==> design/flow/design.v <==
module ANDarray (regDst, ALUSrc, memToReg, regWrite, memRead, memWrite, branch, ALUOp1, ALUOp2, op);
	input[5:0] op;
	output regDst, ALUSrc, memToReg, regWrite, memRead, memWrite, branch, ALUOp1, ALUOp2;
	wire Rformat, lw, sw, beq;
	assign Rformat = (~op[0]) & (~op[1]) & (~op[2]) & (~op[3]) & (~op[4]) & (~op[5]), lw = (op[0]) & (op[1]) & (~op[2]) & (~op[3]) & (~op[4]) & (op[5]), sw = (op[0]) & (op[1]) & (~op[2]) & (op[3]) & (~op[4]) & (op[5]), beq = (~op[0]) & (~op[1]) & (op[2]) & (~op[3]) & (~op[4]) & (~op[5]);
	assign regDst = Rformat;
	assign ALUSrc = lw | sw;
	assign memToReg =  lw;
	assign regWrite = Rformat | lw;
	assign memRead = lw;
	assign memWrite = sw;
	assign branch = beq;
	assign ALUOp1 = Rformat;
	assign ALUOp2 = beq;
endmodule
module ALUControl(operation, ALUOp, ff);
	input[1:0] ALUOp;
	input [5:0] ff;
	output [2:0] operation;
	wire w0, w1, w2, w3;
	assign w0 = ff[0] | ff[3];
	assign operation[0] = ALUOp[1] & w0;
	assign w1 = ~ff[2];
	assign w2 = ~ALUOp[1];
	assign operation[1] = w2 | w1;
	assign w3 = ff[1] & ALUOp[1];
	assign operation[2] = w3 | ALUOp[0];
endmodule
module ALU32Bit(zero, carryOut, result, a, b, op);
	input [31:0] a, b;
	input [2:0] op;
	output reg [31:0] result;
	output zero, carryOut;
	reg carryOut;
	assign zero = (result == 0) ? 1 : 0;
	always @(a or b or op)
	begin
		carryOut = 1'b0;
		case(op)
			0: result = a & b;
			1: result = a | b;
			2: {carryOut, result[31:0]} = a + b;
			6: {carryOut, result[31:0]} = a - b;
			7: result = a < b ? 1 : 0;
			default: result = 0;
		endcase
	end
endmodule
module ALUUnit(clock, ALUOp, funct, a, b, result, zero, carryOut);
	input clock;
	input [1:0] ALUOp;
	input [5:0] funct;
	input [31:0] a, b;
	output reg [31:0] result;
	output reg zero, carryOut;
	reg [1:0] aluOpQ;
	reg [5:0] functQ;
	reg [31:0] aQ, bQ;
	wire [2:0] operation;
	wire [31:0] aluResult;
	wire aluZero, aluCarry;
	ALUControl ctl(operation, aluOpQ, functQ);
	ALU32Bit alu(aluZero, aluCarry, aluResult, aQ, bQ, operation);
	always @(posedge clock)
	begin
		aluOpQ <= ALUOp;
		functQ <= funct;
		aQ <= a;
		bQ <= b;
		result <= aluResult;
		zero <= aluZero;
		if (operation == 3'd2 || operation == 3'd6)
			carryOut <= aluCarry;
	end
endmodule
==> design/flow/run.sh <==
#!/bin/bash
# the make line also repeats each setting of config.mk as NAME=value (left out here)
make -C /OpenROAD-flow-scripts/flow DESIGN_CONFIG=/design/flow/config.mk WORK_HOME=/design/flow/orfs CLKGATE_MAP_FILE= finish
==> design/flow/config.mk <==
export PLATFORM = sky130hd
export DESIGN_NAME = ALUUnit
export DESIGN_NICKNAME = ALUUnit
export VERILOG_FILES = /design/flow/design.v
export SDC_FILE = /design/flow/constraint.sdc
export NUM_CORES = 4
export LEC_CHECK = 0
export ABC_AREA = 1
export CAP_MARGIN = 0
export CORE_MARGIN = 7
export CORE_UTILIZATION = 72
export CTS_CLUSTER_SIZE = 72
export GPL_TIMING_DRIVEN = 1
export MAX_ROUTING_LAYER = met4
export PLACE_DENSITY = 0.66
export SETUP_SLACK_MARGIN = -0.3
export SLEW_MARGIN = 20
export TNS_END_PERCENT = 90
==> design/flow/constraint.sdc <==
create_clock -name core_clock -period 3.82 [get_ports {clock}]
set_input_delay 0.7640 -clock core_clock [delete_from_list [all_inputs] [get_ports {clock}]]
set_output_delay 0.7640 -clock core_clock [all_outputs]
set_load 0.01 [all_outputs]
==> results of run 1 <==
## layout make-up
class | count | share of cell area (%)
tap | 147 | 1.80
inverter | 340 | 12.5
timing repair buffer | 109 | 10.6
sequential | 104 | 20.5
multi-input combinational | 1025 | 51.7
clock buffer | 10 | 2.45
clock inverter | 4 | 0.514
## stage by stage
step | cells | area (µm²) | worst slack [ns]
after CTS | 1739 | 10200 | 0.775
final | 1739 | 10200 | 0.567
after floorplan | 1505 | 8870 | 1.57
after detailed placement | 1725 | 9910 | 0.870
after global placement | 1725 | 9910 | 0.958
after global routing | 1739 | 10200 | 0.285
## layer usage
metal	GRT usage, %	vias to the layer above
li1	-	4704
met1	42.6	4348
met2	56.7	820
met3	9.82	178
met4	19.6	0
met5	-	-
==> flow_summary.json, run 1 <==
{
  "outcome": "no timing/DRC/antenna violations",
  "fmax_ghz": 0.307,
  "synth_flops": 104,
  "via_per_inst": 5.78,
  "drt_iter0_markers": 1408,
  "report.final.slew_viol_count": 0,
  "crit_start": "bQ[0]",
  "logic_area_mm2": 0.00528,
  "path_buffers": 2,
  "cp_top_family": "simple AND/OR/NAND/NOR gates",
  "yosys_warnings": 2,
  "seqCellArea_mm2": 0.00209,
  "crit_top_cell": "nand2_1",
  "p_clk_share_pct": 28.5,
  "p_comb_share_pct": 35.3,
  "r2r_setup_slack_ns": 0.57,
  "hpwlAfterDp_mm": 21.5,
  "cts_buffers": 9,
  "slowest_delay_ns": 0.43,
  "power_frac_seq_pct": 36.2,
  "worst_slew_pin_slew_ns": 0.633,
  "required_ns": 4.13,
  "crit_end": "zero",
  "power_per_cell_area_mw_per_mm2": 331,
  "simple_gate_area_share_pct": 37.9,
  "setup_tns_ns": 0,
  "ant_nets": 0,
  "cellLeakagePower_nw": 5.79,
  "grt_pass1_vias": 9623,
  "ys_sh_mux_pct": 0,
  "hold-path-cell-count": 1,
  "grt_max_degree": 32,
  "synth.distinct_cells": 33,
  "maxCapViolCount": 0,
  "dieArea_mm2": 0.0156,
  "clock_tree.root_cell": "clkbuf_16",
  "fp.coreArea_mm2": 0.0120,
  "p_total_mw": 3.39,
  "reg2reg_to": "zero",
  "max-vdd-ir-drop_mv": 0.380,
  "avgSynthCellArea_um2": 5.89,
  "clkLatencyLatePin_ns": 0.37,
  "p_seq_mw": 1.23,
  "cts.hold.buffers_added": 0,
  "wl_met1_mm": 10.4,
  "synth-compound-area-share_pct": 6.91,
  "finalClockSkew_ns": 0.0117,
  "cts_tree": "yes",
  "n_fill_cell": 797,
  "route.met3.wl_mm": 3.83,
  "ff2ff_path_depth": 18,
  "crit_arrival_ns": 3.56,
  "largest_area_cell": "dfxtp_1",
  "rows": 40,
  "io_pins": 107,
  "tool_warnings": 98,
  "initial_utilization_pct": 73.9,
  "synth_xor_xnor_area_share_pct": 0.197,
  "hold_class": "flop to flop",
  "top_logic_kind": "simple AND/OR/NAND/NOR gates",
  "setup_violations": 0,
  "worst_hold_slack_ns": 0.691,
  "p_switching_mw": 1.22,
  "drt_drc_violations_left": 0,
  "antenna_cells": 0,
  "powerClk_mw": 0.964,
  "ys_area_mm2": 0.00887,
  "top_cell": "nand2_1",
  "clock_path_buffers": 2,
  "top_area_share_pct": 23.2,
  "hold_violations": 0,
  "r2r_start": "bQ[0]",
  "clock_sinks": 104,
  "fin_crit_ns": 3.25,
  "floorplan.nets": 1680,
  "dr.pass1.iters": 12,
  "fin_nets": 1764,
  "ys_cells": 1505,
  "ys.flop_type": "dfxtp_1",
  "antenna_found_initial": 0,
  "p_int_mw": 2.16,
  "rsz0062_at_grt": "no",
  "routabilityCongestion": 1.07,
  "path_cells": "ha_1, inv_1, fa_1, inv_1, nand2_1, nand2_1, nand4_1, nand3_1, nand2_1, nand2_1, nand2_1, nand3_1, nand2_1, nor2_1, nand2_1, nor2_1, nand3_1, nor2_1",
  "slew_headroom_pct": 57.4,
  "synth.area.top_cells": "dfxtp_1 (23%), nand2_1 (19%), inv_1 (14%)",
  "setup.worst_path.class": "flop to flop",
  "grt_pass1_wl_mm": 45.5,
  "critical_path.max_fanout": 5,
  "synth_area_mm2": 0.00887,
  "postCtsSetupBuffers": 0,
  "pg_comb_mw": 1.20,
  "clk_pin_slew_ns": 0.07,
  "port_buffers": 104,
  "worstHoldEndpoint": "carryOut",
  "die_h_um": 125,
  "htreeDepth": 3,
  "cts_resized": 0,
  "track_usage_pct": 36.4,
  "highest-signal-layer": "met4",
  "area_delta_synth_final_pct": 15.2,
  "switching_share_pct": 36.2,
  "slowest_stage": "fa_1",
  "top_cells_by_count": "nand2_1 (459), inv_1 (338), nor2_1 (161)",
  "crit_path_start_kind": "flop",
  "wl_mm": 28.0,
  "synth_seq_share_pct": 23.6,
  "vias": 10050,
  "worst_hold_startpoint": "aluOpQ[1]",
  "dr_wl_met2_mm": 12.1,
  "routedWlPerCell_um": 16.1,
  "cp-end-kind": "flop",
  "finish.utilization_pct": 85.1,
  "synth-adder-area-share_pct": 14.6,
  "syn_inst": 1505,
  "fin_crit_sh_pct": 85.1,
  "power_leader": "registers",
  "grt_overflow": 0,
  "synthArstFlopShare_pct": 0,
  "crit_cells": 18,
  "edf_count": 1,
  "die-width_um": 125
}
==> run 2: changes to the inputs <==
- ABC_AREA: 1 -> 0
- CELL_PAD_IN_SITES_DETAIL_PLACEMENT: default -> 1
- CORE_UTILIZATION: 72 -> 37
- CTS_CLUSTER_DIAMETER: default -> 192
- CTS_CLUSTER_SIZE: 72 -> default
- GPL_ROUTABILITY_DRIVEN: default -> 0
- GPL_TIMING_DRIVEN: 1 -> 0
- MIN_ROUTING_LAYER: default -> met1
- PLACE_DENSITY: 0.66 -> default
- PLACE_DENSITY_LB_ADDON: default -> 0.13
- SETUP_SLACK_MARGIN: -0.3 -> default
- TNS_END_PERCENT: 90 -> 10
- clock period: 3.82 -> 6.93 ns (I/O delays scaled with it)
==> flow_summary.json, run 2 <==
{
  "synth_area_mm2": 0.00725,
  "power_frac_seq_pct": 38.6,
  "floorplan.nets": 1057,
  "htreeDepth": 3,
  "report.final.slew_viol_count": 0,
  "initial_utilization_pct": 37.5,
  "setup_violations": 0,
  "path_buffers": 2,
  "crit_cells": 14,
  "power_leader": "registers",
  "synth-adder-area-share_pct": 17.8,
  "ys_area_mm2": 0.00725,
  "slowest_stage": "a2111oi_0",
  "required_ns": 7.22,
  "worst_hold_slack_ns": 0.669,
  "antenna_cells": 0,
  "p_clk_share_pct": 27.2,
  "fin_nets": 1173,
  "synth_flops": 104,
  "die_h_um": 154,
  "ys.flop_type": "dfxtp_1",
  "rsz0062_at_grt": "no",
  "clkLatencyLatePin_ns": 0.36,
  "fin_crit_ns": 4.48,
  "finish.utilization_pct": 46.1,
  "pre_cts_ws_ns": 2.71,
  "maxCapViolCount": 0,
  "postCtsSetupBuffers": 0,
  "max-vdd-ir-drop_mv": 0.111,
  "worst_slew_pin_slew_ns": 0.963,
  "track_usage_pct": 21.5,
  "timing.final.ws_setup_ns": 2.45,
  "crit_start": "aQ[4]",
  "cp-end-kind": "flop",
  "switching_share_pct": 33.9,
  "ant_nets": 0,
  "crit_arrival_ns": 4.77,
  "edf_count": 1,
  "simple_gate_area_share_pct": 15.8,
  "hold_class": "flop to flop",
  "routedWlPerCell_um": 20.0,
  "grt_pass1_vias": 7369,
  "syn_inst": 882,
  "hold-path-cell-count": 2,
  "rows": 51,
  "top_cells_by_count": "dfxtp_1 (103), ha_1 (100), inv_1 (90)",
  "top_logic_kind": "AND-OR/OR-AND gates",
  "antenna_found_initial": 0,
  "top_cell": "dfxtp_1",
  "grt_max_degree": 17,
  "port_buffers": 104,
  "die-width_um": 154,
  "grt_pass1_wl_mm": 40.0,
  "top_area_share_pct": 28.4,
  "fp.coreArea_mm2": 0.0193,
  "largest_area_cell": "dfxtp_1",
  "synthArstFlopShare_pct": 0,
  "worst_hold_startpoint": "aluOpQ[1]",
  "instances_no_fill": 1268,
  "pg_comb_mw": 0.604,
  "path_cells": "inv_1, ha_1, buf_6, a21oi_1, o211ai_1, a21o_1, o21a_1, a2111oi_0, nor3_1, a2111oi_0, nor2_1, a2111oi_0, nor2_1, nor3_2",
  "power_per_cell_area_mw_per_mm2": 199,
  "synth-compound-area-share_pct": 29.3,
  "reg2reg_to": "zero",
  "crit_end": "zero",
  "cp_top_family": "AND-OR/OR-AND gates",
  "p_comb_share_pct": 34.2,
  "finalClockSkew_ns": 0.00920,
  "crit_path_start_kind": "flop",
  "dieArea_mm2": 0.0237,
  "p_seq_mw": 0.684,
  "synth_xor_xnor_area_share_pct": 0.483,
  "setup_tns_ns": 0,
  "p_switching_mw": 0.600,
  "critical_path.max_fanout": 10,
  "clk_pin_slew_ns": 0.07,
  "cts.hold.buffers_added": 0,
  "tool_warnings": 96,
  "fin_crit_sh_pct": 64.6,
  "ys_sh_mux_pct": 0.431,
  "p_int_mw": 1.17,
  "hold_violations": 0,
  "worstHoldEndpoint": "result[0]",
  "synth_seq_share_pct": 28.8,
  "io_pins": 107,
  "crit_top_cell": "a2111oi_0",
  "powerClk_mw": 0.482,
  "r2r_setup_slack_ns": 2.45,
  "synth.distinct_cells": 78,
  "yosys_warnings": 2,
  "r2r_start": "aQ[4]",
  "outcome": "no timing/DRC/antenna violations",
  "cts_tree": "yes",
  "dr.pass1.iters": 5,
  "grt_overflow": 0,
  "drt_drc_violations_left": 0,
  "clock_path_buffers": 2,
  "wl_mm": 25.4,
  "cellLeakagePower_nw": 3.89,
  "cts_resized": 0,
  "drt_iter0_markers": 559,
  "cts_buffers": 9,
  "area_delta_synth_final_pct": 22.9,
  "vias": 7375,
  "n_fill_cell": 2359,
  "ys_cells": 882,
  "hpwlAfterDp_mm": 19.8,
  "via_per_inst": 5.82,
  "synth.area.top_cells": "dfxtp_1 (28%), ha_1 (17%), a21oi_1 (6.1%)",
  "dp_cells": 1252,
  "avgSynthCellArea_um2": 8.23,
  "slew_headroom_pct": 35.8,
  "slowest_delay_ns": 0.63,
  "fmax_ghz": 0.223,
  "ff2ff_path_depth": 14,
  "clock_sinks": 104,
  "setup.worst_path.class": "flop to flop",
  "clock_tree.root_cell": "clkbuf_16"
}
-- run 2: layout make-up --
cell class | instances | area, µm² | share of cell area [%]
clock buffers | 14 | 254 | 2.85
well taps | 265 | 332 | 3.72
repair buffers | 105 | 1050 | 11.8
plain buffers | 41 | 186 | 2.09
inverters | 93 | 349 | 3.92
flip-flops and latches | 104 | 2090 | 23.5
clock inverters | 2 | 16.3 | 0.182
multi-input cells | 644 | 4640 | 52.0
-- run 2: metrics by stage --
step / power, mW / instance area (µm²)
after floorplan: 1.04 / 7250
after global placement: 1.27 / 8630
after detailed placement: 1.29 / 8640
after CTS: 1.77 / 8910
after global routing: 1.86 / 8910
final: 1.77 / 8910
-- run 2: per-layer routing --
metal  routed length, µm  vias up  GRT usage (%)
met5                   0        -              -
met2               11400      303           33.2
met1               11800     3588           28.5
li1                    -     3441              -
met4                 516        0           7.03
met3                1600       43           3.37
==> run 3: changes to the inputs <==
- ABC_AREA: 0 -> default
- CAP_MARGIN: 0 -> 35
- CELL_PAD_IN_SITES_GLOBAL_PLACEMENT: default -> 2
- CORE_MARGIN: 7 -> 2
- CORE_UTILIZATION: 37 -> 51
- CTS_CLUSTER_DIAMETER: 192 -> default
- CTS_CLUSTER_SIZE: default -> 95
- GPL_TIMING_DRIVEN: 0 -> 1
- MAX_ROUTING_LAYER: met4 -> met5
- MIN_ROUTING_LAYER: met1 -> default
- PLACE_DENSITY_LB_ADDON: 0.13 -> 0.05
- SLEW_MARGIN: 20 -> 25
- TNS_END_PERCENT: 10 -> default
- clock period: 6.93 -> 6.38 ns (I/O delays scaled with it)
==> flow_summary.json, run 3 <==
{
  "die_h_um": 123,
  "synthArstFlopShare_pct": 0,
  "error": "[ERROR FLW-0024] Place density exceeds 1.0 (current PLACE_DENSITY_LB_ADDON =  0.05). Please check if the value of  PLACE_DENSITY_LB_ADDON is between 0 and 0.99.",
  "top_cells_by_count": "dfxtp_1 (103), ha_1 (100), inv_1 (90)",
  "ys_area_mm2": 0.00725,
  "initial_utilization_pct": 52.3,
  "die-width_um": 123,
  "synth_area_mm2": 0.00725,
  "yosys_warnings": 2,
  "ys_cells": 882,
  "syn_inst": 882,
  "synth_flops": 104,
  "haltStage": "3_3_place_gp",
  "synth.distinct_cells": 78,
  "rows": 43,
  "largest_area_cell": "dfxtp_1",
  "top_logic_kind": "AND-OR/OR-AND gates",
  "ys_sh_mux_pct": 0.431,
  "fp.coreArea_mm2": 0.0139,
  "dieArea_mm2": 0.0152,
  "synth-adder-area-share_pct": 17.8,
  "synth_xor_xnor_area_share_pct": 0.483,
  "outcome": "stopped before the end",
  "synth_seq_share_pct": 28.8,
  "top_cell": "dfxtp_1",
  "io_pins": 107,
  "simple_gate_area_share_pct": 15.8,
  "ys.flop_type": "dfxtp_1",
  "synth-compound-area-share_pct": 29.3,
  "avgSynthCellArea_um2": 8.23,
  "synth.area.top_cells": "dfxtp_1 (28%), ha_1 (17%), a21oi_1 (6.1%)",
  "top_area_share_pct": 28.4,
  "floorplan.nets": 1057,
  "edf_count": 1
}
==> run 4: changes to the inputs <==
- CAP_MARGIN: 35 -> 20
- CELL_PAD_IN_SITES_DETAIL_PLACEMENT: 1 -> default
- CELL_PAD_IN_SITES_GLOBAL_PLACEMENT: 2 -> default
- CORE_UTILIZATION: 51 -> 56
- CTS_CLUSTER_SIZE: 95 -> default
- GPL_ROUTABILITY_DRIVEN: 0 -> default
- GPL_TIMING_DRIVEN: 1 -> default
- MAX_ROUTING_LAYER: met5 -> default
- PLACE_DENSITY_LB_ADDON: 0.05 -> default
- SETUP_SLACK_MARGIN: default -> -0.25
- SLEW_MARGIN: 25 -> 20
- clock period: 6.38 -> 2.42 ns (I/O delays scaled with it)
==> flow_summary.json, run 4 <==
{
  "outcome": "stopped before the end",
  "haltStage": "5_1_grt",
  "error": "[ERROR GRT-0232] Routing congestion too high. Check the congestion heatmap in the GUI.",
  "floorplan.nets": 1057,
  "largest_area_cell": "dfxtp_1",
  "top_cells_by_count": "dfxtp_1 (103), ha_1 (100), inv_1 (90)",
  "die_h_um": 118,
  "synth.distinct_cells": 78,
  "synth_area_mm2": 0.00725,
  "synth-compound-area-share_pct": 29.3,
  "synth_flops": 104,
  "ys_sh_mux_pct": 0.431,
  "hpwlAfterDp_mm": 21.3,
  "top_cell": "dfxtp_1",
  "clock_sinks": 104,
  "synth_seq_share_pct": 28.8,
  "clock_path_buffers": 2,
  "simple_gate_area_share_pct": 15.8,
  "fp.coreArea_mm2": 0.0126,
  "track_usage_pct": 70.4,
  "dieArea_mm2": 0.0139,
  "port_buffers": 104,
  "die-width_um": 118,
  "top_area_share_pct": 28.4,
  "ys_area_mm2": 0.00725,
  "routabilityCongestion": 1.05,
  "yosys_warnings": 2,
  "dp_cells": 1385,
  "clock_tree.root_cell": "clkbuf_16",
  "synth.area.top_cells": "dfxtp_1 (28%), ha_1 (17%), a21oi_1 (6.1%)",
  "ys.flop_type": "dfxtp_1",
  "top_logic_kind": "AND-OR/OR-AND gates",
  "rows": 41,
  "synth_xor_xnor_area_share_pct": 0.483,
  "avgSynthCellArea_um2": 8.23,
  "initial_utilization_pct": 57.5,
  "pre_cts_ws_ns": -1.50,
  "synth-adder-area-share_pct": 17.8,
  "htreeDepth": 3,
  "ys_cells": 882,
  "synthArstFlopShare_pct": 0,
  "syn_inst": 882,
  "cts.hold.buffers_added": 0,
  "cts_buffers": 9,
  "edf_count": 1,
  "io_pins": 107,
  "grt_overflow": 16
}
run 4: what timing repair did:
item	in CTS
cloned	0
gates resized	120
pin swaps	48
setup buffers	19
setup endpoints to repair	26
run 4: stage by stage:
stage                     setup TNS (ns)  area, µm²
after floorplan                    -4.56       7360
after global placement            -13.23      10500
after detailed placement          -16.77      10500
after CTS                         -14.60      11500
run 4: layer usage:
| metal | overflow | global-route usage [%] |
|---|---|---|
| met1 | 0 | 71.3 |
| met2 | 5 | 89.7 |
| met3 | 1 | 52.9 |
| met4 | 10 | 67.1 |
| met5 | 0 | 13.6 |
==> run 5: changes to the inputs <==
- ABC_AREA: default -> 0
- CAP_MARGIN: 20 -> 15
- CELL_PAD_IN_SITES_DETAIL_PLACEMENT: default -> 1
- CELL_PAD_IN_SITES_GLOBAL_PLACEMENT: default -> 3
- CORE_ASPECT_RATIO: default -> 0.6
- CORE_MARGIN: 2 -> 7
- CORE_UTILIZATION: 56 -> 55
- CTS_CLUSTER_DIAMETER: default -> 192
- GPL_ROUTABILITY_DRIVEN: default -> 0
- GPL_TIMING_DRIVEN: default -> 1
- HOLD_SLACK_MARGIN: default -> 0.15
- MAX_ROUTING_LAYER: default -> met4
- MIN_ROUTING_LAYER: default -> met2
- PLACE_DENSITY_LB_ADDON: default -> 0.13
- SETUP_SLACK_MARGIN: -0.25 -> default
- TNS_END_PERCENT: default -> 95
- clock period: 2.42 -> 6.93 ns (I/O delays scaled with it)
==> flow_summary.json, run 5 <==
{
  "synth.area.top_cells": "dfxtp_1 (28%), ha_1 (17%), a21oi_1 (6.1%)",
  "syn_inst": 882,
  "error": "[ERROR FLW-0024] Place density exceeds 1.0 (current PLACE_DENSITY_LB_ADDON =  0.13). Please check if the value of  PLACE_DENSITY_LB_ADDON is between 0 and 0.99.",
  "avgSynthCellArea_um2": 8.23,
  "top_area_share_pct": 28.4,
  "initial_utilization_pct": 56.4,
  "synth_seq_share_pct": 28.8,
  "die_h_um": 103,
  "ys_area_mm2": 0.00725,
  "largest_area_cell": "dfxtp_1",
  "synth_flops": 104,
  "rows": 32,
  "yosys_warnings": 2,
  "outcome": "stopped before the end",
  "top_logic_kind": "AND-OR/OR-AND gates",
  "die-width_um": 162,
  "synth-compound-area-share_pct": 29.3,
  "ys_sh_mux_pct": 0.431,
  "simple_gate_area_share_pct": 15.8,
  "synth_xor_xnor_area_share_pct": 0.483,
  "floorplan.nets": 1057,
  "ys_cells": 882,
  "synth.distinct_cells": 78,
  "synth-adder-area-share_pct": 17.8,
  "synthArstFlopShare_pct": 0,
  "haltStage": "3_1_place_gp_skip_io",
  "synth_area_mm2": 0.00725,
  "fp.coreArea_mm2": 0.0129,
  "top_cell": "dfxtp_1",
  "ys.flop_type": "dfxtp_1",
  "top_cells_by_count": "dfxtp_1 (103), ha_1 (100), inv_1 (90)",
  "dieArea_mm2": 0.0167,
  "edf_count": 1
}
==> run 6: changes to the inputs <==
- CAP_MARGIN: 15 -> 20
- CELL_PAD_IN_SITES_DETAIL_PLACEMENT: 1 -> default
- CELL_PAD_IN_SITES_GLOBAL_PLACEMENT: 3 -> default
- CORE_ASPECT_RATIO: 0.6 -> 0.88
- CORE_MARGIN: 7 -> 2
- CORE_UTILIZATION: 55 -> 72
- CTS_CLUSTER_DIAMETER: 192 -> default
- GPL_ROUTABILITY_DRIVEN: 0 -> default
- GPL_TIMING_DRIVEN: 1 -> default
- HOLD_SLACK_MARGIN: 0.15 -> default
- MAX_ROUTING_LAYER: met4 -> met5
- MIN_ROUTING_LAYER: met2 -> default
- PLACE_DENSITY_LB_ADDON: 0.13 -> 0.24
- SETUP_SLACK_MARGIN: default -> 1.13
- SLEW_MARGIN: 20 -> 0
- TNS_END_PERCENT: 95 -> default
- clock period: 6.93 -> 6.05 ns (I/O delays scaled with it)
==> flow_summary.json, run 6 <==
{
  "r2r_setup_slack_ns": 1.58,
  "grt_pass1_wl_mm": 36.2,
  "drt_iter0_markers": 1605,
  "finalClockSkew_ns": 0.0134,
  "crit_cells": 13,
  "top_area_share_pct": 28.4,
  "clock_tree.root_cell": "clkbuf_16",
  "worst_hold_startpoint": "aluOpQ[1]",
  "die_h_um": 98.2,
  "cp-end-kind": "flop",
  "required_ns": 6.34,
  "vias": 7952,
  "fmax_ghz": 0.224,
  "grt_pass1_vias": 7449,
  "simple_gate_area_share_pct": 15.8,
  "antenna_found_initial": 0,
  "cts.hold.buffers_added": 0,
  "slew_headroom_pct": 35.4,
  "clkLatencyLatePin_ns": 0.36,
  "ant_nets": 0,
  "hpwlAfterDp_mm": 16.3,
  "r2r_start": "aQ[4]",
  "antenna_cells": 0,
  "hold-path-cell-count": 2,
  "power_leader": "registers",
  "clock_sinks": 104,
  "ys_sh_mux_pct": 0.431,
  "via_per_inst": 7.26,
  "slowest_stage": "a2111oi_0",
  "critical_path.max_fanout": 10,
  "slowest_delay_ns": 0.74,
  "cts_tree": "yes",
  "powerClk_mw": 0.608,
  "syn_inst": 882,
  "largest_area_cell": "dfxtp_1",
  "dr_wl_met2_mm": 9.89,
  "synth.area.top_cells": "dfxtp_1 (28%), ha_1 (17%), a21oi_1 (6.1%)",
  "io_pins": 107,
  "clk_pin_slew_ns": 0.07,
  "postCtsSetupBuffers": 0,
  "ys.flop_type": "dfxtp_1",
  "cellLeakagePower_nw": 3.86,
  "fin_nets": 1139,
  "routabilityCongestion": 1.08,
  "dr.pass1.iters": 17,
  "highest-signal-layer": "met5",
  "area_delta_synth_final_pct": 19.2,
  "routedWlPerCell_um": 21.2,
  "floorplan.nets": 1057,
  "route.met3.wl_mm": 3.62,
  "crit_path_start_kind": "flop",
  "instances_no_fill": 1095,
  "synth.distinct_cells": 78,
  "pre_cts_ws_ns": 1.90,
  "max-vdd-ir-drop_mv": 0.227,
  "report.final.slew_viol_count": 0,
  "grt_max_degree": 33,
  "synth_xor_xnor_area_share_pct": 0.483,
  "top_cell": "dfxtp_1",
  "path_buffers": 1,
  "dp_cells": 1079,
  "wl_mm": 23.2,
  "setup_violations": 0,
  "track_usage_pct": 40.6,
  "setup_tns_ns": 0,
  "power_frac_seq_pct": 37.8,
  "worstHoldEndpoint": "result[0]",
  "fp.coreArea_mm2": 0.00983,
  "yosys_warnings": 2,
  "worst_slew_pin_slew_ns": 0.968,
  "path_cells": "inv_1, ha_1, a21oi_1, o211ai_1, a21o_1, o21a_1, a2111oi_0, nor3_1, a2111oi_0, nor2_1, a2111oi_0, nor2_1, nor3_2",
  "maxCapViolCount": 0,
  "tool_warnings": 96,
  "fin_crit_ns": 4.47,
  "drt_drc_violations_left": 0,
  "clock_path_buffers": 2,
  "die-width_um": 111,
  "p_comb_share_pct": 33.0,
  "p_switching_mw": 0.703,
  "dieArea_mm2": 0.0109,
  "p_clk_share_pct": 29.2,
  "hold_class": "flop to flop",
  "timing.final.ws_setup_ns": 1.58,
  "grt_overflow": 0,
  "setup.worst_path.class": "flop to flop",
  "synth_seq_share_pct": 28.8,
  "cp_top_family": "AND-OR/OR-AND gates",
  "rows": 34,
  "reg2reg_to": "zero",
  "top_logic_kind": "AND-OR/OR-AND gates",
  "synth_area_mm2": 0.00725,
  "pg_comb_mw": 0.688,
  "crit_start": "aQ[4]",
  "hold_violations": 0,
  "edf_count": 1,
  "power_per_cell_area_mw_per_mm2": 241,
  "fin_crit_sh_pct": 73.9,
  "ff2ff_path_depth": 13,
  "p_seq_mw": 0.786,
  "crit_top_cell": "a2111oi_0",
  "top_cells_by_count": "dfxtp_1 (103), ha_1 (100), inv_1 (90)",
  "wl_met1_mm": 8.00,
  "cts_buffers": 9,
  "rsz0062_at_grt": "no",
  "synthArstFlopShare_pct": 0,
  "finish.utilization_pct": 88.0,
  "n_fill_cell": 492,
  "port_buffers": 104,
  "ys_cells": 882,
  "crit_end": "zero",
  "synth_flops": 104,
  "switching_share_pct": 33.8,
  "synth-compound-area-share_pct": 29.3,
  "outcome": "no timing/DRC/antenna violations",
  "synth-adder-area-share_pct": 17.8,
  "avgSynthCellArea_um2": 8.23,
  "htreeDepth": 3,
  "crit_arrival_ns": 4.76,
  "initial_utilization_pct": 73.8,
  "cts_resized": 0,
  "ys_area_mm2": 0.00725,
  "p_int_mw": 1.38
}
run 6: area by class of cell:
class / instances / area [µm²] / share of cell area (%)
multi-input cells: 644 / 4640 / 53.6
clock buffers: 11 / 243 / 2.81
well taps: 126 / 158 / 1.82
flip-flops and latches: 104 / 2090 / 24.2
inverters: 93 / 349 / 4.04
clock inverters: 5 / 62.6 / 0.724
repair buffers: 112 / 1100 / 12.8
run 6: per-stage QoR:
step,hold WS [ns],total power [mW],area (µm²)
final,0.624,2.08,8640
after global routing,0.672,2.14,8640
after global placement,0.605,1.40,8330
after detailed placement,0.606,1.44,8340
after floorplan,0.547,1.19,7250
after CTS,0.618,2.04,8640
run 6: routing by layer:
layer | GRT usage [%] | vias to the layer above
met1 | 49.1 | 3474
met4 | 20.6 | 2
met5 | 0 | -
li1 | - | 3361
met3 | 13.3 | 264
met2 | 65.0 | 851
==> run 7: changes to the inputs <==
- ABC_AREA: 0 -> default
- CORE_ASPECT_RATIO: 0.88 -> default
- CORE_UTILIZATION: 72 -> 57
- MAX_ROUTING_LAYER: met5 -> default
- PLACE_DENSITY_LB_ADDON: 0.24 -> default
- SETUP_SLACK_MARGIN: 1.13 -> default
- SLEW_MARGIN: 0 -> 20
- clock period: 6.05 -> 2.57 ns (I/O delays scaled with it)
==> flow_summary.json, run 7 <==
{
  "outcome": "stopped before the end",
  "haltStage": "5_1_grt",
  "error": "[ERROR GRT-0232] Routing congestion too high. Check the congestion heatmap in the GUI.",
  "io_pins": 107,
  "top_cells_by_count": "dfxtp_1 (103), ha_1 (100), inv_1 (90)",
  "ys_sh_mux_pct": 0.431,
  "port_buffers": 104,
  "synth-compound-area-share_pct": 29.3,
  "grt_overflow": 136,
  "ys_area_mm2": 0.00725,
  "dp_cells": 1390,
  "pre_cts_ws_ns": -1.20,
  "ys_cells": 882,
  "floorplan.nets": 1057,
  "top_cell": "dfxtp_1",
  "yosys_warnings": 2,
  "synth-adder-area-share_pct": 17.8,
  "top_area_share_pct": 28.4,
  "die-width_um": 117,
  "fp.coreArea_mm2": 0.0125,
  "top_logic_kind": "AND-OR/OR-AND gates",
  "synth_seq_share_pct": 28.8,
  "ys.flop_type": "dfxtp_1",
  "track_usage_pct": 78.3,
  "initial_utilization_pct": 58.0,
  "clock_path_buffers": 2,
  "synth_xor_xnor_area_share_pct": 0.483,
  "hpwlAfterDp_mm": 21.4,
  "htreeDepth": 3,
  "cts.hold.buffers_added": 0,
  "die_h_um": 117,
  "edf_count": 1,
  "synth_flops": 104,
  "rows": 41,
  "simple_gate_area_share_pct": 15.8,
  "cts_buffers": 9,
  "synthArstFlopShare_pct": 0,
  "synth.area.top_cells": "dfxtp_1 (28%), ha_1 (17%), a21oi_1 (6.1%)",
  "clock_sinks": 104,
  "largest_area_cell": "dfxtp_1",
  "dieArea_mm2": 0.0136,
  "syn_inst": 882,
  "synth.distinct_cells": 78,
  "avgSynthCellArea_um2": 8.23,
  "clock_tree.root_cell": "clkbuf_16",
  "synth_area_mm2": 0.00725,
  "routabilityCongestion": 1.06
}
[run 7: through the flow]
stage	TNS [ns]	cell area (µm²)	util (%)
after detailed placement	-12.08	10500	84.1
after global placement	-10.00	10500	84.1
after floorplan	-2.44	7400	-
after CTS	-8.92	11600	92.7
[run 7: repair_timing]
item	in CTS
endpoints found under the setup margin	26
gates resized	124
setup buffers	24
pin swaps	54
[run 7: layer usage]
metal  GRT usage [%]  GRT overflow
met4            83.0            39
met2            98.3            89
met3            60.5             6
met1            76.5             2
met5            13.0             0
==> run 8: changes to the inputs <==
- CORE_UTILIZATION: 57 -> 29
- clock period: 2.57 -> 7.41 ns (I/O delays scaled with it)
==> flow_summary.json, run 8 <==
{
  "clk_pin_slew_ns": 0.07,
  "power_leader": "registers",
  "slowest_stage": "a2111oi_0",
  "maxCapViolCount": 0,
  "initial_utilization_pct": 29.7,
  "fin_area_mm2": 0.00887,
  "fin_crit_ns": 4.30,
  "simple_gate_area_share_pct": 15.8,
  "postCtsSetupBuffers": 0,
  "cts_tree": "yes",
  "dpl-instance-area_mm2": 0.00857,
  "cts_resized": 0,
  "port_buffers": 104,
  "synth.area.top_cells": "dfxtp_1 (28%), ha_1 (17%), a21oi_1 (6.1%)",
  "synth_seq_share_pct": 28.8,
  "routabilityCongestion": 0.892,
  "antenna_cells": 0,
  "ff2ff_path_depth": 13,
  "outcome": "no timing/DRC/antenna violations",
  "r2r_setup_slack_ns": 3.11,
  "yosys_warnings": 2,
  "top_cell": "dfxtp_1",
  "path_cells": "inv_1, ha_1, a21oi_1, o211a_1, o211ai_1, o21a_1, a2111oi_0, nor3_1, a2111oi_0, nor2_1, a2111oi_0, nor2_1, nor3_2",
  "die-width_um": 162,
  "setup.worst_path.class": "flop to flop",
  "cellLeakagePower_nw": 3.85,
  "worst_hold_slack_ns": 0.639,
  "crit_end": "zero",
  "timing.final.ws_setup_ns": 3.11,
  "track_usage_pct": 17.1,
  "hold-path-cell-count": 2,
  "p_seq_mw": 0.639,
  "synth-compound-area-share_pct": 29.3,
  "hold_violations": 0,
  "io_pins": 107,
  "reg2reg_to": "zero",
  "top_logic_kind": "AND-OR/OR-AND gates",
  "antenna_found_initial": 0,
  "r2r_start": "aQ[10]",
  "slew_headroom_pct": 38.4,
  "p_clk_share_pct": 29.4,
  "worst_slew_pin_slew_ns": 0.918,
  "clock_tree.root_cell": "clkbuf_16",
  "drt_drc_violations_left": 0,
  "ys_sh_mux_pct": 0.431,
  "fmax_ghz": 0.233,
  "pg_comb_mw": 0.539,
  "required_ns": 7.69,
  "crit_cells": 13,
  "crit_arrival_ns": 4.58,
  "dieArea_mm2": 0.0263,
  "powerClk_mw": 0.490,
  "fp.coreArea_mm2": 0.0245,
  "power_per_cell_area_mw_per_mm2": 188,
  "tool_warnings": 96,
  "cts.hold.buffers_added": 0,
  "report.final.slew_viol_count": 0,
  "ys.flop_type": "dfxtp_1",
  "finalClockSkew_ns": 0.00642,
  "via_per_inst": 5.40,
  "edf_count": 1,
  "avgSynthCellArea_um2": 8.23,
  "ys_cells": 882,
  "power_frac_seq_pct": 38.3,
  "die_h_um": 162,
  "grt_pass1_vias": 6685,
  "largest_area_cell": "dfxtp_1",
  "slowest_delay_ns": 0.67,
  "synth.distinct_cells": 78,
  "switching_share_pct": 32.7,
  "synth-adder-area-share_pct": 17.8,
  "vias": 6965,
  "top_cells_by_count": "dfxtp_1 (103), ha_1 (100), inv_1 (90)",
  "synth_area_mm2": 0.00725,
  "p_switching_mw": 0.546,
  "cp_top_family": "AND-OR/OR-AND gates",
  "worst_hold_startpoint": "aluOpQ[1]",
  "synth_flops": 104,
  "wl_mm": 22.2,
  "rsz0062_at_grt": "no",
  "htreeDepth": 3,
  "clock_path_buffers": 2,
  "fin_crit_sh_pct": 58.0,
  "grt_overflow": 0,
  "synthArstFlopShare_pct": 0,
  "clkLatencyLatePin_ns": 0.36,
  "p_comb_share_pct": 32.3,
  "crit_top_cell": "a2111oi_0",
  "cts_buffers": 9,
  "p_int_mw": 1.12,
  "grt_pass1_wl_mm": 35.5,
  "ant_nets": 0,
  "clock_sinks": 104,
  "max-vdd-ir-drop_mv": 0.103,
  "p_total_mw": 1.67,
  "worstHoldEndpoint": "result[0]",
  "area_delta_synth_final_pct": 22.3,
  "hold_class": "flop to flop",
  "drt_iter0_markers": 651,
  "grt_max_degree": 33,
  "routedWlPerCell_um": 17.2,
  "crit_start": "aQ[10]",
  "synth_xor_xnor_area_share_pct": 0.483,
  "pre_cts_ws_ns": 3.17,
  "setup_tns_ns": 0,
  "hpwlAfterDp_mm": 17.2,
  "critical_path.max_fanout": 11,
  "setup_violations": 0,
  "path_buffers": 1,
  "cp-end-kind": "flop",
  "top_area_share_pct": 28.4,
  "syn_inst": 882,
  "dr.pass1.iters": 5,
  "crit_path_start_kind": "flop",
  "ys_area_mm2": 0.00725,
  "fin_nets": 1137,
  "floorplan.nets": 1057,
  "rows": 57
}
==> run 8: cell type report <==
class,count,area [µm²]
inverter,93,349
clock inverter,6,67.6
tap,324,405
fill,2530,15600
multi-input combinational,644,4640
clock buffer,10,239
timing repair buffer,110,1090
sequential,104,2090
==> run 8: per-stage QoR <==
step,instances,utilization (%)
5_1_grt,1291,36.3
2_1_floorplan,882,-
3_5_place_dp,1275,35.0
3_3_place_gp,1275,35.0
6_report,1291,36.3
4_1_cts,1291,36.3
==> run 8: metal layers <==
layer / vias up / share of wire, % / track usage [%]
li1: 3355 / - / -
met1: 3242 / 45 / 23.1
met2: 335 / 44 / 26.8
met3: 33 / 8.9 / 3.52
met4: 0 / 2.4 / 6.19
met5: - / 0 / 0
==> run 9: changes to the inputs <==
- ABC_AREA: default -> 0
- CAP_MARGIN: 20 -> 0
- CORE_UTILIZATION: 29 -> 65
- GPL_TIMING_DRIVEN: default -> 1
- MAX_ROUTING_LAYER: default -> met4
- PLACE_DENSITY: default -> 0.58
- TNS_END_PERCENT: default -> 10
- clock period: 7.41 -> 2.45 ns (I/O delays scaled with it)
==> flow_summary.json, run 9 <==
{
  "initial_utilization_pct": 66.6,
  "simple_gate_area_share_pct": 15.8,
  "top_cell": "dfxtp_1",
  "ys.flop_type": "dfxtp_1",
  "routabilityCongestion": 1.11,
  "outcome": "stopped before the end",
  "synth_seq_share_pct": 28.8,
  "syn_inst": 882,
  "ys_sh_mux_pct": 0.431,
  "dp_cells": 1348,
  "port_buffers": 104,
  "synth_area_mm2": 0.00725,
  "dieArea_mm2": 0.0120,
  "yosys_warnings": 2,
  "top_cells_by_count": "dfxtp_1 (103), ha_1 (100), inv_1 (90)",
  "top_logic_kind": "AND-OR/OR-AND gates",
  "die_h_um": 110,
  "synth-adder-area-share_pct": 17.8,
  "error": "[ERROR DPL-0038] Utilization greater than 100%, impossible to legalize",
  "avgSynthCellArea_um2": 8.23,
  "ys_area_mm2": 0.00725,
  "ys_cells": 882,
  "edf_count": 1,
  "io_pins": 107,
  "largest_area_cell": "dfxtp_1",
  "fp.coreArea_mm2": 0.0109,
  "synth_xor_xnor_area_share_pct": 0.483,
  "hpwlAfterDp_mm": 23.6,
  "top_area_share_pct": 28.4,
  "pre_cts_ws_ns": -1.61,
  "synth.area.top_cells": "dfxtp_1 (28%), ha_1 (17%), a21oi_1 (6.1%)",
  "synthArstFlopShare_pct": 0,
  "floorplan.nets": 1057,
  "haltStage": "4_1_cts",
  "synth-compound-area-share_pct": 29.3,
  "synth.distinct_cells": 78,
  "die-width_um": 110,
  "rows": 38,
  "synth_flops": 104
}
run 9: per-stage QoR:
stage / setup TNS, ns / utilization, % / cell area [µm²]
2_1_floorplan: -5.41 / - / 7260
3_3_place_gp: -14.33 / 94.3 / 10300
3_5_place_dp: -20.62 / 94.3 / 10300
==> run 10: changes to the inputs <==
- CAP_MARGIN: 0 -> 40
- clock period: 2.45 -> 2.83 ns (I/O delays scaled with it)
==> flow_summary.json, run 10 <==
{
  "routabilityCongestion": 1.08,
  "io_pins": 107,
  "synth.distinct_cells": 78,
  "yosys_warnings": 2,
  "ys_cells": 882,
  "synth_xor_xnor_area_share_pct": 0.483,
  "synthArstFlopShare_pct": 0,
  "synth_area_mm2": 0.00725,
  "top_logic_kind": "AND-OR/OR-AND gates",
  "ys.flop_type": "dfxtp_1",
  "error": "[ERROR DPL-0033] detailed placement checks failed during check placement.",
  "initial_utilization_pct": 66.6,
  "rows": 38,
  "synth-adder-area-share_pct": 17.8,
  "floorplan.nets": 1057,
  "die_h_um": 110,
  "top_area_share_pct": 28.4,
  "port_buffers": 104,
  "dieArea_mm2": 0.0120,
  "haltStage": "4_1_cts",
  "synth_seq_share_pct": 28.8,
  "edf_count": 1,
  "outcome": "stopped before the end",
  "syn_inst": 882,
  "simple_gate_area_share_pct": 15.8,
  "top_cell": "dfxtp_1",
  "synth.area.top_cells": "dfxtp_1 (28%), ha_1 (17%), a21oi_1 (6.1%)",
  "avgSynthCellArea_um2": 8.23,
  "hpwlAfterDp_mm": 22.7,
  "top_cells_by_count": "dfxtp_1 (103), ha_1 (100), inv_1 (90)",
  "die-width_um": 110,
  "largest_area_cell": "dfxtp_1",
  "pre_cts_ws_ns": -1.18,
  "ys_sh_mux_pct": 0.431,
  "synth_flops": 104,
  "dpl-instance-area_mm2": 0.0102,
  "synth-compound-area-share_pct": 29.3,
  "fp.coreArea_mm2": 0.0109,
  "ys_area_mm2": 0.00725
}
==> run 10: per-stage QoR <==
stage | cells | total power [mW]
floorplan | 882 | 2.55
global placement | 1331 | 3.44
detailed placement | 1331 | 3.57
==> run 11: changes to the inputs <==
- ABC_AREA: 0 -> default
- CAP_MARGIN: 40 -> 20
- CORE_UTILIZATION: 65 -> 40
- GPL_TIMING_DRIVEN: 1 -> default
- MAX_ROUTING_LAYER: met4 -> default
- PLACE_DENSITY: 0.58 -> default
- TNS_END_PERCENT: 10 -> default
- clock period: 2.83 -> 5.72 ns (I/O delays scaled with it)
==> flow_summary.json, run 11 <==
{
  "simple_gate_area_share_pct": 15.8,
  "p_seq_mw": 0.830,
  "r2r_start": "aQ[4]",
  "initial_utilization_pct": 40.5,
  "slowest_stage": "a2111oi_0",
  "clock_sinks": 104,
  "area_delta_synth_final_pct": 20.8,
  "antenna_found_initial": 0,
  "top_logic_kind": "AND-OR/OR-AND gates",
  "crit_cells": 13,
  "timing.final.ws_setup_ns": 1.38,
  "required_ns": 6.01,
  "floorplan.nets": 1057,
  "logic_area_mm2": 0.00464,
  "hold_class": "flop to flop",
  "die-width_um": 139,
  "synth_seq_share_pct": 28.8,
  "switching_share_pct": 33.1,
  "p_clk_share_pct": 29.5,
  "p_comb_share_pct": 32.1,
  "finalClockSkew_ns": 0.00852,
  "clock_path_buffers": 2,
  "ant_nets": 0,
  "worstHoldEndpoint": "result[0]",
  "cts_tree": "yes",
  "synth_xor_xnor_area_share_pct": 0.483,
  "clkLatencyLatePin_ns": 0.36,
  "worst_hold_slack_ns": 0.644,
  "cellLeakagePower_nw": 3.86,
  "power_frac_seq_pct": 38.4,
  "reg2reg_to": "zero",
  "synth.area.top_cells": "dfxtp_1 (28%), ha_1 (17%), a21oi_1 (6.1%)",
  "io_pins": 107,
  "grt_max_degree": 33,
  "routabilityCongestion": 0.902,
  "antenna_cells": 0,
  "report.final.slew_viol_count": 0,
  "hpwlAfterDp_mm": 16.1,
  "track_usage_pct": 21.8,
  "slew_headroom_pct": 34.1,
  "crit_top_cell": "a2111oi_0",
  "fin_area_mm2": 0.00876,
  "port_buffers": 104,
  "rows": 49,
  "grt_pass1_wl_mm": 34.0,
  "crit_end": "zero",
  "pre_cts_ws_ns": 1.50,
  "crit_path_start_kind": "flop",
  "postCtsSetupBuffers": 0,
  "cp-end-kind": "flop",
  "critical_path.max_fanout": 10,
  "drt_drc_violations_left": 0,
  "synth-compound-area-share_pct": 29.3,
  "hold-path-cell-count": 2,
  "setup_tns_ns": 0,
  "power_leader": "registers",
  "setup_violations": 0,
  "die_h_um": 139,
  "setup.worst_path.class": "flop to flop",
  "path_cells": "inv_1, ha_1, a21oi_1, o211ai_1, a21o_1, o21a_1, a2111oi_0, nor3_1, a2111oi_0, nor2_1, a2111oi_0, nor2_1, nor3_2",
  "syn_inst": 882,
  "ff2ff_path_depth": 13,
  "p_switching_mw": 0.714,
  "clock_tree.root_cell": "clkbuf_16",
  "ys.flop_type": "dfxtp_1",
  "dpl-instance-area_mm2": 0.00846,
  "cts_buffers": 9,
  "wl_mm": 21.3,
  "top_cell": "dfxtp_1",
  "hold_violations": 0,
  "synth-adder-area-share_pct": 17.8,
  "powerClk_mw": 0.638,
  "fmax_ghz": 0.231,
  "vias": 6925,
  "p_int_mw": 1.45,
  "pg_comb_mw": 0.693,
  "n_fill_cell": 1748,
  "outcome": "no timing/DRC/antenna violations",
  "cp_top_family": "AND-OR/OR-AND gates",
  "dr.pass1.iters": 7,
  "r2r_setup_slack_ns": 1.38,
  "yosys_warnings": 2,
  "routedWlPerCell_um": 17.8,
  "ys_cells": 882,
  "slowest_delay_ns": 0.75,
  "avgSynthCellArea_um2": 8.23,
  "crit_arrival_ns": 4.63,
  "largest_area_cell": "dfxtp_1",
  "maxCapViolCount": 0,
  "power_per_cell_area_mw_per_mm2": 247,
  "clk_pin_slew_ns": 0.08,
  "synth_area_mm2": 0.00725,
  "seqCellArea_mm2": 0.00209,
  "ys_area_mm2": 0.00725,
  "cts_resized": 0,
  "max-vdd-ir-drop_mv": 0.203,
  "synth.distinct_cells": 78,
  "edf_count": 1,
  "worst_slew_pin_slew_ns": 0.987,
  "rsz0062_at_grt": "no",
  "tool_warnings": 96,
  "ys_sh_mux_pct": 0.431,
  "synthArstFlopShare_pct": 0,
  "htreeDepth": 3,
  "fin_crit_ns": 4.34,
  "fp.coreArea_mm2": 0.0179,
  "path_buffers": 1,
  "via_per_inst": 5.79,
  "top_cells_by_count": "dfxtp_1 (103), ha_1 (100), inv_1 (90)",
  "drt_iter0_markers": 627,
  "cts.hold.buffers_added": 0,
  "fin_nets": 1138,
  "dieArea_mm2": 0.0192,
  "synth_flops": 104,
  "fin_crit_sh_pct": 75.8,
  "crit_start": "aQ[4]",
  "grt_pass1_vias": 6396,
  "grt_overflow": 0,
  "worst_hold_startpoint": "aluOpQ[1]",
  "top_area_share_pct": 28.4
}
-- run 11: final cells by class --
cell class / instances / area share [%]
clock buffer: 9 / 2.57
inverter: 93 / 3.98
sequential: 104 / 23.9
clock inverter: 7 / 0.900
multi-input combinational: 644 / 52.9
timing repair buffer: 111 / 12.5
tap: 229 / 3.27
-- run 11: stage by stage --
stage / utilization, % / cells / power [mW]
3_3_place_gp: 47.2 / 1181 / 1.52
2_1_floorplan: - / 882 / 1.26
5_1_grt: 48.9 / 1197 / 2.28
4_1_cts: 48.9 / 1197 / 2.17
3_5_place_dp: 47.2 / 1181 / 1.52
6_report: 48.9 / 1197 / 2.16
-- run 11: routing by layer --
metal | wire length, µm | vias to the layer above | track usage [%]
li1 | - | 3365 | -
met1 | 10100 | 3220 | 31.3
met2 | 9270 | 304 | 33.5
met3 | 1550 | 36 | 4.14
met4 | 385 | 0 | 6.22
met5 | 0 | - | 0
==> run 12: changes to the inputs <==
- CORE_UTILIZATION: 40 -> 65
- CTS_CLUSTER_DIAMETER: default -> 346
- CTS_CLUSTER_SIZE: default -> 96
- clock period: 5.72 -> 5.74 ns (I/O delays scaled with it)
==> flow_summary.json, run 12 <==
{
  "outcome": "no timing/DRC/antenna violations",
  "synth_flops": 104,
  "fin_nets": 1139,
  "ant_nets": 0,
  "simple_gate_area_share_pct": 15.8,
  "hold_violations": 0,
  "p_switching_mw": 0.700,
  "r2r_setup_slack_ns": 1.40,
  "p_comb_share_pct": 35.0,
  "clock_path_buffers": 2,
  "top_area_share_pct": 28.4,
  "hpwlAfterDp_mm": 16.2,
  "postCtsSetupBuffers": 0,
  "avgSynthCellArea_um2": 8.23,
  "hold_class": "flop to flop",
  "routedWlPerCell_um": 19.7,
  "setup_violations": 0,
  "ys_cells": 882,
  "finalClockSkew_ns": 0.0211,
  "path_cells": "ha_1, inv_1, fa_1, nor2b_1, o211ai_1, a211o_1, a211o_1, a21oi_1, o22ai_1, o21ai_0, o21ai_0, a211o_1, a211o_1, nor3_2",
  "synth_area_mm2": 0.00725,
  "r2r_start": "bQ[0]",
  "crit_cells": 14,
  "top_logic_kind": "AND-OR/OR-AND gates",
  "powerClk_mw": 0.483,
  "dr.pass1.iters": 5,
  "grt_overflow": 0,
  "antenna_found_initial": 0,
  "dp_cells": 1093,
  "worst_hold_slack_ns": 0.703,
  "cts_tree": "yes",
  "ys_sh_mux_pct": 0.431,
  "ys_area_mm2": 0.00725,
  "cp-end-kind": "flop",
  "dieArea_mm2": 0.0120,
  "tool_warnings": 98,
  "report.final.slew_viol_count": 0,
  "fp.coreArea_mm2": 0.0109,
  "grt_pass1_wl_mm": 34.6,
  "initial_utilization_pct": 66.6,
  "clkLatencyLatePin_ns": 0.42,
  "slowest_stage": "o21ai_0",
  "grt_max_degree": 35,
  "maxCapViolCount": 0,
  "synth-adder-area-share_pct": 17.8,
  "ff2ff_path_depth": 14,
  "vias": 7477,
  "synth.distinct_cells": 78,
  "routabilityCongestion": 0.990,
  "crit_path_start_kind": "flop",
  "power_per_cell_area_mw_per_mm2": 236,
  "io_pins": 107,
  "crit_arrival_ns": 4.68,
  "cts_buffers": 9,
  "fin_crit_sh_pct": 75.6,
  "p_clk_share_pct": 23.9,
  "slowest_delay_ns": 0.44,
  "die_h_um": 110,
  "largest_area_cell": "dfxtp_1",
  "synth-compound-area-share_pct": 29.3,
  "cts_resized": 0,
  "ys.flop_type": "dfxtp_1",
  "finish.utilization_pct": 78.6,
  "required_ns": 6.08,
  "synth_seq_share_pct": 28.8,
  "synth_xor_xnor_area_share_pct": 0.483,
  "grt_pass1_vias": 7208,
  "cellLeakagePower_nw": 3.82,
  "reg2reg_to": "zero",
  "track_usage_pct": 36.9,
  "worst_hold_startpoint": "aluOpQ[1]",
  "cp_top_family": "AND-OR/OR-AND gates",
  "slew_headroom_pct": 40.5,
  "synth.area.top_cells": "dfxtp_1 (28%), ha_1 (17%), a21oi_1 (6.1%)",
  "top_cells_by_count": "dfxtp_1 (103), ha_1 (100), inv_1 (90)",
  "top_cell": "dfxtp_1",
  "cts.hold.buffers_added": 0,
  "n_fill_cell": 747,
  "antenna_cells": 0,
  "clock_tree.root_cell": "clkbuf_8",
  "htreeDepth": 3,
  "power_leader": "registers",
  "drt_iter0_markers": 852,
  "fin_crit_ns": 4.34,
  "instances_no_fill": 1109,
  "die-width_um": 110,
  "switching_share_pct": 34.7,
  "drt_drc_violations_left": 0,
  "worstHoldEndpoint": "result[0]",
  "clk_pin_slew_ns": 0.12,
  "max-vdd-ir-drop_mv": 0.226,
  "edf_count": 1,
  "crit_start": "bQ[0]",
  "fmax_ghz": 0.230,
  "power_frac_seq_pct": 41.1,
  "p_int_mw": 1.32,
  "setup.worst_path.class": "flop to flop",
  "yosys_warnings": 2,
  "hold-path-cell-count": 2,
  "wl_mm": 21.9,
  "port_buffers": 104,
  "p_seq_mw": 0.828,
  "area_delta_synth_final_pct": 17.9,
  "worst_slew_pin_slew_ns": 0.893,
  "critical_path.max_fanout": 5,
  "setup_tns_ns": 0,
  "pg_comb_mw": 0.705,
  "floorplan.nets": 1057,
  "via_per_inst": 6.74,
  "rsz0062_at_grt": "no",
  "crit_top_cell": "a211o_1",
  "rows": 38,
  "crit_end": "zero",
  "syn_inst": 882,
  "clock_sinks": 104,
  "synthArstFlopShare_pct": 0,
  "path_buffers": 1
}
-- run 12: through the flow --
step,area (µm²),power [mW],setup WS [ns]
final,8560,2.02,1.40
after global routing,8560,2.10,1.16
after CTS,8560,1.99,1.54
after detailed placement,8350,1.52,1.56
after global placement,8350,1.49,1.71
after floorplan,7250,1.26,2.17
-- run 12: area by class of cell --
type                            count  area (µm²)  share of cell area [%]
Tap cell                          140         175                    2.05
Sequential cell                   104        2090                    24.5
Multi-Input combinational cell    644        4640                    54.2
Timing Repair Buffer              112        1100                    12.9
Clock buffer                       11         141                    1.65
Inverter                           93         349                    4.08
Clock inverter                      5        61.3                   0.717
-- run 12: metal layers --
| metal | share of wire, % | vias to the layer above | track usage (%) |
|---|---|---|---|
| li1 | - | 3365 | - |
| met1 | 38 | 3364 | 46.4 |
| met2 | 43 | 602 | 57.4 |
| met3 | 14 | 146 | 11.4 |
| met4 | 4.9 | 0 | 18.1 |
| met5 | 0 | - | 0 |
==> run 13: changes to the inputs <==
- ABC_AREA: default -> 1
- CAP_MARGIN: 20 -> 0
- CORE_ASPECT_RATIO: default -> 1.12
- CORE_UTILIZATION: 65 -> 69
- CTS_CLUSTER_DIAMETER: 346 -> 361
- CTS_CLUSTER_SIZE: 96 -> 98
- PLACE_DENSITY: default -> 0.43
- SETUP_SLACK_MARGIN: default -> -0.25
- TNS_END_PERCENT: default -> 5
- clock period: 5.74 -> 2.49 ns (I/O delays scaled with it)
==> flow_summary.json, run 13 <==
{
  "die-width_um": 111,
  "die_h_um": 124,
  "grt_overflow": 34,
  "clock_path_buffers": 2,
  "rows": 43,
  "synth_seq_share_pct": 23.6,
  "clock_tree.root_cell": "clkbuf_16",
  "outcome": "stopped before the end",
  "synth.distinct_cells": 33,
  "cts.hold.buffers_added": 0,
  "largest_area_cell": "dfxtp_1",
  "top_cells_by_count": "nand2_1 (459), inv_1 (338), nor2_1 (161)",
  "syn_inst": 1505,
  "track_usage_pct": 68.6,
  "io_pins": 107,
  "synth_xor_xnor_area_share_pct": 0.197,
  "synth-compound-area-share_pct": 6.91,
  "yosys_warnings": 2,
  "clock_sinks": 104,
  "top_cell": "nand2_1",
  "synth-adder-area-share_pct": 14.6,
  "htreeDepth": 3,
  "avgSynthCellArea_um2": 5.89,
  "haltStage": "5_1_grt",
  "ys.flop_type": "dfxtp_1",
  "synthArstFlopShare_pct": 0,
  "dieArea_mm2": 0.0138,
  "synth.area.top_cells": "dfxtp_1 (23%), nand2_1 (19%), inv_1 (14%)",
  "synth_area_mm2": 0.00887,
  "hpwlAfterDp_mm": 25.0,
  "edf_count": 1,
  "port_buffers": 104,
  "ys_sh_mux_pct": 0,
  "synth_flops": 104,
  "error": "[ERROR GRT-0232] Routing congestion too high. Check the congestion heatmap in the GUI.",
  "top_area_share_pct": 23.2,
  "fp.coreArea_mm2": 0.0125,
  "ys_area_mm2": 0.00887,
  "routabilityCongestion": 1.11,
  "top_logic_kind": "simple AND/OR/NAND/NOR gates",
  "cts_buffers": 9,
  "floorplan.nets": 1680,
  "simple_gate_area_share_pct": 37.9,
  "ys_cells": 1505,
  "initial_utilization_pct": 71.1
}
-- run 13: routing by layer --
metal	GRT usage, %	GRT overflow
met1	64.0	0
met2	93.5	17
met3	46.4	0
met4	77.0	17
met5	13.3	0
-- run 13: timing repair --
| action | 4_1_cts |
|---|---|
| setup endpoints to repair | 1 |
| gates resized | 7 |
| setup buffers | 0 |
| hold endpoints to repair | 0 |
| pin swaps | 1 |
-- run 13: per-stage QoR --
stage	instance area [µm²]	TNS, ns	instances	power (mW)	setup WS (ns)
after CTS	11500	-0.852	1919	5.69	-0.249
after global placement	11200	-0.346	1903	3.94	-0.180
after detailed placement	11200	-0.800	1903	4.05	-0.273
after floorplan	8870	0	1505	3.04	0.241
==> run 14: changes to the inputs <==
- CORE_UTILIZATION: 69 -> 72
- HOLD_SLACK_MARGIN: default -> -0.07
- SETUP_SLACK_MARGIN: -0.25 -> 1.08
- clock period: 2.49 -> 3.7 ns (I/O delays scaled with it)
==> flow_summary.json, run 14 <==
{
  "synth.distinct_cells": 33,
  "floorplan.nets": 1680,
  "syn_inst": 1505,
  "clock_sinks": 104,
  "die_h_um": 121,
  "hpwlAfterDp_mm": 20.9,
  "yosys_warnings": 2,
  "haltStage": "5_1_grt",
  "synth.area.top_cells": "dfxtp_1 (23%), nand2_1 (19%), inv_1 (14%)",
  "synth-adder-area-share_pct": 14.6,
  "largest_area_cell": "dfxtp_1",
  "synthArstFlopShare_pct": 0,
  "top_area_share_pct": 23.2,
  "cts_buffers": 9,
  "synth_seq_share_pct": 23.6,
  "top_cell": "nand2_1",
  "top_logic_kind": "simple AND/OR/NAND/NOR gates",
  "die-width_um": 109,
  "clock_tree.root_cell": "clkbuf_16",
  "htreeDepth": 3,
  "port_buffers": 104,
  "ys.flop_type": "dfxtp_1",
  "fp.coreArea_mm2": 0.0119,
  "dieArea_mm2": 0.0132,
  "initial_utilization_pct": 74.4,
  "synth_flops": 104,
  "routabilityCongestion": 1.11,
  "edf_count": 1,
  "ys_cells": 1505,
  "dpl-instance-area_mm2": 0.00992,
  "error": "[ERROR GRT-0232] Routing congestion too high. Check the congestion heatmap in the GUI.",
  "rows": 42,
  "synth_area_mm2": 0.00887,
  "ys_area_mm2": 0.00887,
  "cts.hold.buffers_added": 0,
  "track_usage_pct": 69.5,
  "grt_overflow": 36,
  "outcome": "stopped before the end",
  "ys_sh_mux_pct": 0,
  "io_pins": 107,
  "simple_gate_area_share_pct": 37.9,
  "avgSynthCellArea_um2": 5.89,
  "synth-compound-area-share_pct": 6.91,
  "clock_path_buffers": 2,
  "synth_xor_xnor_area_share_pct": 0.197,
  "top_cells_by_count": "nand2_1 (459), inv_1 (338), nor2_1 (161)"
}
-- run 14: repair_timing --
action,4_1_cts
setup buffers,1
pin swaps,6
gates resized,39
endpoints found under the setup margin,4
-- run 14: through the flow --
stage	instances	setup WS (ns)	utilization [%]	power, mW
after floorplan	1505	1.45	-	2.04
after global placement	1731	0.865	83.1	2.41
after detailed placement	1731	0.806	83.1	2.45
after CTS	1748	1.08	86.8	3.53
-- run 14: metal layers --
| layer | GRT overflow | track usage [%] |
|---|---|---|
| met4 | 12 | 69.3 |
| met1 | 1 | 67.6 |
| met2 | 22 | 87.0 |
| met3 | 1 | 55.5 |
| met5 | 0 | 13.9 |
==> run 15: changes to the inputs <==
- ABC_AREA: 1 -> 0
- CAP_MARGIN: 0 -> 15
- CELL_PAD_IN_SITES_DETAIL_PLACEMENT: default -> 1
- CELL_PAD_IN_SITES_GLOBAL_PLACEMENT: default -> 3
- CORE_ASPECT_RATIO: 1.12 -> 0.6
- CORE_MARGIN: 2 -> 7
- CORE_UTILIZATION: 72 -> 55
- CTS_CLUSTER_DIAMETER: 361 -> 192
- CTS_CLUSTER_SIZE: 98 -> default
- GPL_ROUTABILITY_DRIVEN: default -> 0
- GPL_TIMING_DRIVEN: default -> 1
- HOLD_SLACK_MARGIN: -0.07 -> 0.15
- MAX_ROUTING_LAYER: default -> met4
- MIN_ROUTING_LAYER: default -> met2
- PLACE_DENSITY: 0.43 -> default
- PLACE_DENSITY_LB_ADDON: default -> 0.13
- SETUP_SLACK_MARGIN: 1.08 -> 0.56
- SLEW_MARGIN: 20 -> 15
- TNS_END_PERCENT: 5 -> 95
- clock period: 3.7 -> 7.63 ns (I/O delays scaled with it)
==> flow_summary.json, run 15 <==
{
  "ys_sh_mux_pct": 0.431,
  "top_cells_by_count": "dfxtp_1 (103), ha_1 (100), inv_1 (90)",
  "synth.distinct_cells": 78,
  "ys_area_mm2": 0.00725,
  "synth_xor_xnor_area_share_pct": 0.483,
  "synth.area.top_cells": "dfxtp_1 (28%), ha_1 (17%), a21oi_1 (6.1%)",
  "dieArea_mm2": 0.0167,
  "synth_seq_share_pct": 28.8,
  "synth-compound-area-share_pct": 29.3,
  "die-width_um": 162,
  "outcome": "stopped before the end",
  "initial_utilization_pct": 56.4,
  "fp.coreArea_mm2": 0.0129,
  "top_logic_kind": "AND-OR/OR-AND gates",
  "synth-adder-area-share_pct": 17.8,
  "largest_area_cell": "dfxtp_1",
  "syn_inst": 882,
  "error": "[ERROR FLW-0024] Place density exceeds 1.0 (current PLACE_DENSITY_LB_ADDON =  0.13). Please check if the value of  PLACE_DENSITY_LB_ADDON is between 0 and 0.99.",
  "die_h_um": 103,
  "yosys_warnings": 2,
  "avgSynthCellArea_um2": 8.23,
  "ys_cells": 882,
  "simple_gate_area_share_pct": 15.8,
  "edf_count": 1,
  "floorplan.nets": 1057,
  "synth_area_mm2": 0.00725,
  "haltStage": "3_1_place_gp_skip_io",
  "synthArstFlopShare_pct": 0,
  "top_cell": "dfxtp_1",
  "synth_flops": 104,
  "ys.flop_type": "dfxtp_1",
  "top_area_share_pct": 28.4,
  "rows": 32
}
Power and IR drop assume default switching activity.
